== build 91 ==
Design buck_converter_top, start of the top module:
module buck_converter_top #(
    parameter CLK_FREQ = 100_000_000,
    parameter PWM_FREQ = 100_000,
    parameter V_REF = 12'd2048,
    parameter KP = 16'd100,
    parameter KI = 16'd10,
    parameter KD = 16'd5
)(
    input wire clk,
    input wire rst_n,
    input wire [11:0] adc_data,
    input wire adc_valid,
    output wire pwm_out,
    output wire [11:0] voltage_monitor,
    output wire [9:0] duty_cycle_monitor
);
For scale: ~1600 cells after synthesis, roughly 38 I/O pins.
clock: 6.17 ns
lec_check: 0
cap_margin: 20
core_margin: 2
core_utilization: 71
cts_cluster_size: 15
setup_slack_margin: 0.77
slew_margin: 20
run.sh (not shown) runs the stock make flow with config.mk's settings and CLKGATE_MAP_FILE=.
In summary, build 91 completed successfully, with a layout that passed the timing, design-rule and antenna checks.
Changes in build 22 relative to build 91:
Settings: an added CTS_CLUSTER_DIAMETER of 397; a deleted SETUP_SLACK_MARGIN that had been 0.77; a change of CTS_CLUSTER_SIZE from 15 to 99; an added ABC_AREA of 1; a change of the clock period (ns, I/O delays scaled along) from 6.17 to 2.93.
[summary]
[build 22] setup fix buffers added after clock tree synthesis rose 43 relative to build 91
The net count of the mapped netlist number comes out higher for build 22 vs build 91.
In the summary table, build 22 is marked failed, with error GRT-0232 raised in 5_1_grt.
Sort build 22 and build 91 by adder-cell share of the synthesized area, ascending, and build 22 comes first.
For build 71, these inputs were changed with respect to build 22:
Settings: ABC_AREA no longer set, was 1; CTS_CLUSTER_DIAMETER no longer set, was 397; CTS_CLUSTER_SIZE no longer set, was 99; CORE_UTILIZATION now 40, was 71; the clock period (ns, I/O delays scaled along) now 5.3, was 2.93.
==> results <==
Build 71 vs build 22: portion of the post-synthesis area used by sequential elements up in build 71. Diff build 22 -> build 71 | initial core utilization | decrease of 31 points. Build 71 ended with every stage complete and zero timing, DRC or antenna violations. Worst slack at placement delta (build 71 − build 22): favourable. In the tables for build 22 and build 71, netlist area before placement reads higher with build 22. Re synthesized-area fraction occupied by adder cells: build 22 was lower than build 71. Between build 22 and build 71, synthesized cell count is lower for build 71, build 22 comes in above that.
The inputs of build 7 differ from those of build 71 as listed below.
Settings: setting PLACE_DENSITY to 0.42 for the first time; changing CORE_UTILIZATION from 40 to 72; changing the clock period (ns, I/O delays scaled along) from 5.3 to 3.97.
--- outcome ---
Build 7 ran in full, but the layout does not pass; the checks complain about negative setup slack. pwm_gen.compare_val[9]$_DFF_PN0_ as the endpoint of the worst setup timing path was reported by build 7, and pid_ctrl.integral[10]$_DFFE_PN0P_ by build 71. Sort build 71 and build 7 by routed length on met1 desc -> top: build 7. Build 71 has higher share of the final layout cell area in multi-input gates than build 7. On number of tap cells inserted, the lower figure sits with build 7, not build 71. Taking build 71 as 1.0, build 7 lands at 1.2 on average via count per standard cell.

---

Setup of JK:
buck_converter_top again, from the RTL that the note above started with.
make LEC_CHECK=0 CAP_MARGIN=20 CORE_MARGIN=2 CORE_UTILIZATION=40 CTS_CLUSTER_DIAMETER=161 CTS_CLUSTER_SIZE=98 HOLD_SLACK_MARGIN=0.28 SLEW_MARGIN=20 finish   # period 10.0 ns
JK completed; timing, DRC and antenna clean
For MS, these inputs were changed with respect to JK:
# JK
export LEC_CHECK = 0
export CAP_MARGIN = 20
export CORE_MARGIN = 2
export CORE_UTILIZATION = 40
export CTS_CLUSTER_DIAMETER = 161
export CTS_CLUSTER_SIZE = 98
export HOLD_SLACK_MARGIN = 0.28
export SLEW_MARGIN = 20
create_clock -name core_clock -period 10.0 [get_ports {clk}]
# MS
export LEC_CHECK = 0
export ABC_AREA = 0
export CAP_MARGIN = 5
export CELL_PAD_IN_SITES_GLOBAL_PLACEMENT = 3
export CORE_MARGIN = 2
export CORE_UTILIZATION = 40
export SLEW_MARGIN = 15
create_clock -name core_clock -period 10.0 [get_ports {clk}]
--- outcome ---
- MS: done, clean on timing, DRC and antenna
- Compared with JK, in MS routed wire length grew by 3400 um, final critical-path required period lower, sum of negative setup slack roughly the same.
- Between MS and JK, the cell area reported after detailed placement does not differ in any meaningful way.
- Row global-route usage over all layers: MS higher / JK lower
- Any difference in post-CTS setup buffer count between JK and MS is small enough to ignore.
- Summary — final critical-path share of the clock period, MS relative to JK: lower, by 0.78 points.
#### Input delta (AL over MS)
# MS
export LEC_CHECK = 0
export ABC_AREA = 0
export CAP_MARGIN = 5
export CELL_PAD_IN_SITES_GLOBAL_PLACEMENT = 3
export CORE_MARGIN = 2
export CORE_UTILIZATION = 40
export SLEW_MARGIN = 15
create_clock -name core_clock -period 10.0 [get_ports {clk}]
# AL
export LEC_CHECK = 0
export ABC_AREA = 1
export CAP_MARGIN = 5
export CELL_PAD_IN_SITES_GLOBAL_PLACEMENT = 3
export CORE_MARGIN = 2
export CORE_UTILIZATION = 40
export MIN_ROUTING_LAYER = met2
export SLEW_MARGIN = 5
create_clock -name core_clock -period 10.0 [get_ports {clk}]
Results
- MS ended up with fewer cell instances than AL did.
- Lower final core utilization goes to AL over MS.
- MS → AL: non-clock buffer count went down by 3; post-synthesis sequential element count was more or less identical.
- Per the final summary, AL finished and its layout is clean on timing, DRC and antenna.

---

The RTL this note starts from:
==> flow/design.v <==
module adc_interface (
    input wire clk,
    input wire rst_n,
    input wire [11:0] adc_data,
    input wire adc_valid,
    output reg [11:0] voltage_fb,
    output reg data_ready
);
    always @(posedge clk or negedge rst_n) begin
        if (!rst_n) begin
            voltage_fb <= 12'd0;
            data_ready <= 1'b0;
        end else begin
            if (adc_valid) begin
                voltage_fb <= adc_data;
                data_ready <= 1'b1;
            end else begin
                data_ready <= 1'b0;
            end
        end
    end
endmodule
module pid_controller #(
    parameter DATA_WIDTH = 12,
    parameter KP = 16'd100,
    parameter KI = 16'd10,
    parameter KD = 16'd5,
    parameter SETPOINT = 12'd2048
)(
    input wire clk,
    input wire rst_n,
    input wire [DATA_WIDTH-1:0] feedback,
    input wire fb_valid,
    output reg [9:0] control_out,
    output reg out_valid
);
    reg signed [DATA_WIDTH:0] error;
    reg signed [DATA_WIDTH:0] prev_error;
    reg signed [31:0] integral;
    reg signed [DATA_WIDTH:0] derivative;
    reg signed [31:0] p_term, i_term, d_term;
    reg signed [31:0] pid_sum;
    always @(posedge clk or negedge rst_n) begin
        if (!rst_n) begin
            error <= 0;
            prev_error <= 0;
            integral <= 0;
            derivative <= 0;
            p_term <= 0;
            i_term <= 0;
            d_term <= 0;
            pid_sum <= 0;
            control_out <= 10'd512;
            out_valid <= 1'b0;
        end else if (fb_valid) begin
            error <= SETPOINT - feedback;
            prev_error <= error;
            if (integral + error > 32'sd100000)
                integral <= 32'sd100000;
            else if (integral + error < -32'sd100000)
                integral <= -32'sd100000;
            else
                integral <= integral + error;
            derivative <= error - prev_error;
            p_term <= ($signed({16'd0, KP}) * error) >>> 8;
            i_term <= ($signed({16'd0, KI}) * integral) >>> 16;
            d_term <= ($signed({16'd0, KD}) * derivative) >>> 8;
            pid_sum <= p_term + i_term + d_term + 32'sd512;
            if (pid_sum > 32'sd1023)
                control_out <= 10'd1023;
            else if (pid_sum < 32'sd0)
                control_out <= 10'd0;
            else
                control_out <= pid_sum[9:0];
            out_valid <= 1'b1;
        end else begin
            out_valid <= 1'b0;
        end
    end
endmodule
module pwm_generator #(
    parameter CLK_FREQ = 100_000_000,
    parameter PWM_FREQ = 100_000,
    parameter PWM_RESOLUTION = 10
)(
    input wire clk,
    input wire rst_n,
    input wire [PWM_RESOLUTION-1:0] duty_cycle,
    output reg pwm_out
);
    localparam COUNTER_MAX = CLK_FREQ / PWM_FREQ;
    reg [$clog2(COUNTER_MAX)-1:0] counter;
    reg [PWM_RESOLUTION-1:0] duty_reg;
    reg [PWM_RESOLUTION-1:0] compare_val;
    always @(posedge clk or negedge rst_n) begin
        if (!rst_n) begin
            counter <= 0;
            duty_reg <= 0;
            compare_val <= 0;
            pwm_out <= 1'b0;
        end else begin
            if (counter < COUNTER_MAX - 1) begin
                counter <= counter + 1;
            end else begin
                counter <= 0;
                duty_reg <= duty_cycle;
            end
            compare_val <= (duty_reg * COUNTER_MAX) >> PWM_RESOLUTION;
            pwm_out <= (counter < compare_val) ? 1'b1 : 1'b0;
        end
    end
endmodule
module buck_converter_top #(
    parameter CLK_FREQ = 100_000_000,
    parameter PWM_FREQ = 100_000,
    parameter V_REF = 12'd2048,
    parameter KP = 16'd100,
    parameter KI = 16'd10,
    parameter KD = 16'd5
)(
    input wire clk,
    input wire rst_n,
    input wire [11:0] adc_data,
    input wire adc_valid,
    output wire pwm_out,
    output wire [11:0] voltage_monitor,
    output wire [9:0] duty_cycle_monitor
);
    wire [11:0] voltage_fb;
    wire adc_ready;
    wire [9:0] duty_cycle;
    wire pid_valid;
    adc_interface adc_if (
        .clk(clk),
        .rst_n(rst_n),
        .adc_data(adc_data),
        .adc_valid(adc_valid),
        .voltage_fb(voltage_fb),
        .data_ready(adc_ready)
    );
    pid_controller #(
        .DATA_WIDTH(12),
        .KP(KP),
        .KI(KI),
        .KD(KD),
        .SETPOINT(V_REF)
    ) pid_ctrl (
        .clk(clk),
        .rst_n(rst_n),
        .feedback(voltage_fb),
        .fb_valid(adc_ready),
        .control_out(duty_cycle),
        .out_valid(pid_valid)
    );
    pwm_generator #(
        .CLK_FREQ(CLK_FREQ),
        .PWM_FREQ(PWM_FREQ),
        .PWM_RESOLUTION(10)
    ) pwm_gen (
        .clk(clk),
        .rst_n(rst_n),
        .duty_cycle(duty_cycle),
        .pwm_out(pwm_out)
    );
    assign voltage_monitor = voltage_fb;
    assign duty_cycle_monitor = duty_cycle;
endmodule
clock: 9.78 ns
lec_check: 0
cap_margin: 20
core_margin: 2
core_utilization: 72
cts_cluster_diameter: 192
cts_cluster_size: 96
slew_margin: 20
The starting point went through all stages and came out clean.
Edit:
--- a/flow/config.mk
+++ b/flow/config.mk
@@ -7,3 +7,3 @@
 export LEC_CHECK = 0
-export CAP_MARGIN = 20
+export CAP_MARGIN = 15
 export CORE_MARGIN = 2
@@ -12,2 +12,3 @@
 export CTS_CLUSTER_SIZE = 96
+export SETUP_SLACK_MARGIN = 1.93
 export SLEW_MARGIN = 20
==> flow/constraint.sdc (replaced) <==
create_clock -name core_clock -period 7.8 [get_ports {clk}]
set_input_delay 1.5600 -clock core_clock [delete_from_list [all_inputs] [get_ports {clk}]]
set_output_delay 1.5600 -clock core_clock [all_outputs]
set_load 0.01 [all_outputs]
Worst setup slack loses 1900 ps.
Cell area stays the same.
Critical path depth is unchanged.
Core utilization stays the same.
Clock-buffer cell count stays the same.
Worst hold slack hardly moves.
Non-clock buffer count does not change.
Synthesized area stays the same.
Edit:
--- a/flow/config.mk
+++ b/flow/config.mk
@@ -7,8 +7,5 @@
 export LEC_CHECK = 0
-export CAP_MARGIN = 15
+export CAP_MARGIN = 20
 export CORE_MARGIN = 2
-export CORE_UTILIZATION = 72
-export CTS_CLUSTER_DIAMETER = 192
-export CTS_CLUSTER_SIZE = 96
-export SETUP_SLACK_MARGIN = 1.93
+export CORE_UTILIZATION = 40
 export SLEW_MARGIN = 20
==> flow/constraint.sdc (replaced) <==
create_clock -name core_clock -period 10.0 [get_ports {clk}]
set_input_delay 2.0000 -clock core_clock [delete_from_list [all_inputs] [get_ports {clk}]]
set_output_delay 2.0000 -clock core_clock [all_outputs]
set_load 0.01 [all_outputs]
=>
- setup slack improves by 2700 ps
- cell area climbs slightly
- worst hold slack improves by 6.1 ps
- wire length climbs slightly
- clock skew climbs by 5.1 ps

---

## job 105
RTL: the design.v shown in full above, as it stands there.
Settings: LEC_CHECK=0, ABC_AREA=1, CAP_MARGIN=20, CORE_ASPECT_RATIO=0.7, CORE_MARGIN=2, CORE_UTILIZATION=72, PLACE_DENSITY_LB_ADDON=0.04, SLEW_MARGIN=20; clock period 3.97 ns.
Nothing crashed in job 105 and all stages finished; the problem is that the final layout failed, the offending checks being negative setup slack.
Setup changes, job 105 to job 102
--- a/flow/config.mk
+++ b/flow/config.mk
@@ -8 +7,0 @@
-export ABC_AREA = 1
@@ -10 +8,0 @@
-export CORE_ASPECT_RATIO = 0.7
@@ -12,2 +10 @@
-export CORE_UTILIZATION = 72
-export PLACE_DENSITY_LB_ADDON = 0.04
+export CORE_UTILIZATION = 65
==> flow/constraint.sdc <==
create_clock -name core_clock -period 4.65 [get_ports {clk}]
set_input_delay 0.9300 -clock core_clock [delete_from_list [all_inputs] [get_ports {clk}]]
set_output_delay 0.9300 -clock core_clock [all_outputs]
set_load 0.01 [all_outputs]
Findings:
- Of job 102 and job 105, it is job 102 that has the lower buffering stage count on the worst path with inverters included.
- Of job 102 and job 105, the run reporting the higher number of cells in Yosys stat was job 105.
- The run showing the greater part of the cycle the worst path needs is job 105.
- When job 102 is measured against job 105, its final critical-path required period turns out 0.15 ns higher.
- Summary of job 105 and job 102: one run falls short of a clean finish, namely job 105.
- Looking at worst setup path startpoint, the pwm_gen.duty_reg[2]$_DFFE_PN0N_ result is from job 105; the pid_ctrl.integral[0]$_DFFE_PN0P_ one comes from job 102.
- Number of global-route vias before repair for job 102: about 23% down relative to job 105

---

RTL: the design.v shown in full above, as it stands there.
make LEC_CHECK=0 ABC_AREA=0 CAP_MARGIN=20 CELL_PAD_IN_SITES_DETAIL_PLACEMENT=0 CELL_PAD_IN_SITES_GLOBAL_PLACEMENT=1 CORE_MARGIN=2 CORE_UTILIZATION=55 CTS_CLUSTER_DIAMETER=189 GPL_ROUTABILITY_DRIVEN=1 GPL_TIMING_DRIVEN=1 MAX_ROUTING_LAYER=met5 PLACE_DENSITY_LB_ADDON=0.16 SETUP_SLACK_MARGIN=0.47 SLEW_MARGIN=25 finish   # period 1.65 ns
The first run produced a layout that fails on setup timing.
Next try:
ABC_AREA = unset   (was 0)
CELL_PAD_IN_SITES_GLOBAL_PLACEMENT = 0   (was 1)
CORE_UTILIZATION = 72   (was 55)
CTS_CLUSTER_DIAMETER = 56   (was 189)
PLACE_DENSITY = 0.67   (was unset)
PLACE_DENSITY_LB_ADDON = unset   (was 0.16)
SETUP_SLACK_MARGIN = 1.31   (was 0.47)
clock period = 4.42 ns   (was 1.65 ns; I/O delays follow)
What happened:
- The new run reached the layout checks and failed them: setup timing
- routed wire length goes down by 9.8%
- hold slack improves by 120 ps
- global-route usage goes up by 4.9 points
- register-to-register slack improves by 2600 ps
- core utilization goes up by 4.9 points
- first-iteration DRC count goes up by about 12%
- cell count goes down by 19%
- final area goes down by 18%
Next try:
CORE_MARGIN = 3   (was 2)
PLACE_DENSITY = unset   (was 0.67)
PLACE_DENSITY_LB_ADDON = 0.03   (was unset)
SETUP_SLACK_MARGIN = 0.25   (was 1.31)
clock period = 4.29 ns   (was 4.42 ns; I/O delays follow)
=>
- The new run finished but failed the layout checks on setup timing
- wire length drops by 11%
- hold slack gets worse by 53 ps
- via count went down by 5.2%
- setup slack gets worse by 26 ps
- flip-flop count stays the same
- final area goes down by 6.2%
- die area goes up by 2.6%
- register-to-register slack got worse by 30 ps
- maximum frequency climbs by 2.4%
Next try:
ABC_AREA = 1   (was unset)
CELL_PAD_IN_SITES_DETAIL_PLACEMENT = unset   (was 0)
CELL_PAD_IN_SITES_GLOBAL_PLACEMENT = unset   (was 0)
CORE_MARGIN = 2   (was 3)
CTS_CLUSTER_DIAMETER = unset   (was 56)
GPL_ROUTABILITY_DRIVEN = unset   (was 1)
GPL_TIMING_DRIVEN = unset   (was 1)
MAX_ROUTING_LAYER = unset   (was met5)
PLACE_DENSITY_LB_ADDON = unset   (was 0.03)
SETUP_SLACK_MARGIN = unset   (was 0.25)
SLEW_MARGIN = 20   (was 25)
clock period = 2.93 ns   (was 4.29 ns; I/O delays follow)
=>
- With this change the flow aborted during global routing
- synthesized area grows by 7.0%
- die size grows by 4.0%
- synthesized cell count grows by 36%
Next try:
CTS_CLUSTER_DIAMETER = 33   (was unset)
SETUP_SLACK_MARGIN = 0.46   (was unset)
clock period = 4.02 ns   (was 2.93 ns; I/O delays follow)
After rerunning:
- Now the flow finished but failed the layout checks on setup timing
- die size is unchanged
- area after synthesis is unchanged
- synthesized cell count stays the same
Next try:
MAX_ROUTING_LAYER = met4   (was unset)
PLACE_DENSITY_LB_ADDON = 0.01   (was unset)
SETUP_SLACK_MARGIN = 1.19   (was 0.46)
After rerunning: The changed run reached the layout checks and failed them: setup timing; setup slack gets worse by 800 ps; wire length grows by about 70%; final cell count rose by about 2.5%; global-route usage rose by 12 points; first-iteration DRC count rose to 3.2 times its value; fmax shrinks by 16%; cell area came out higher by 12%; die size is unchanged; via count goes up by 28%.
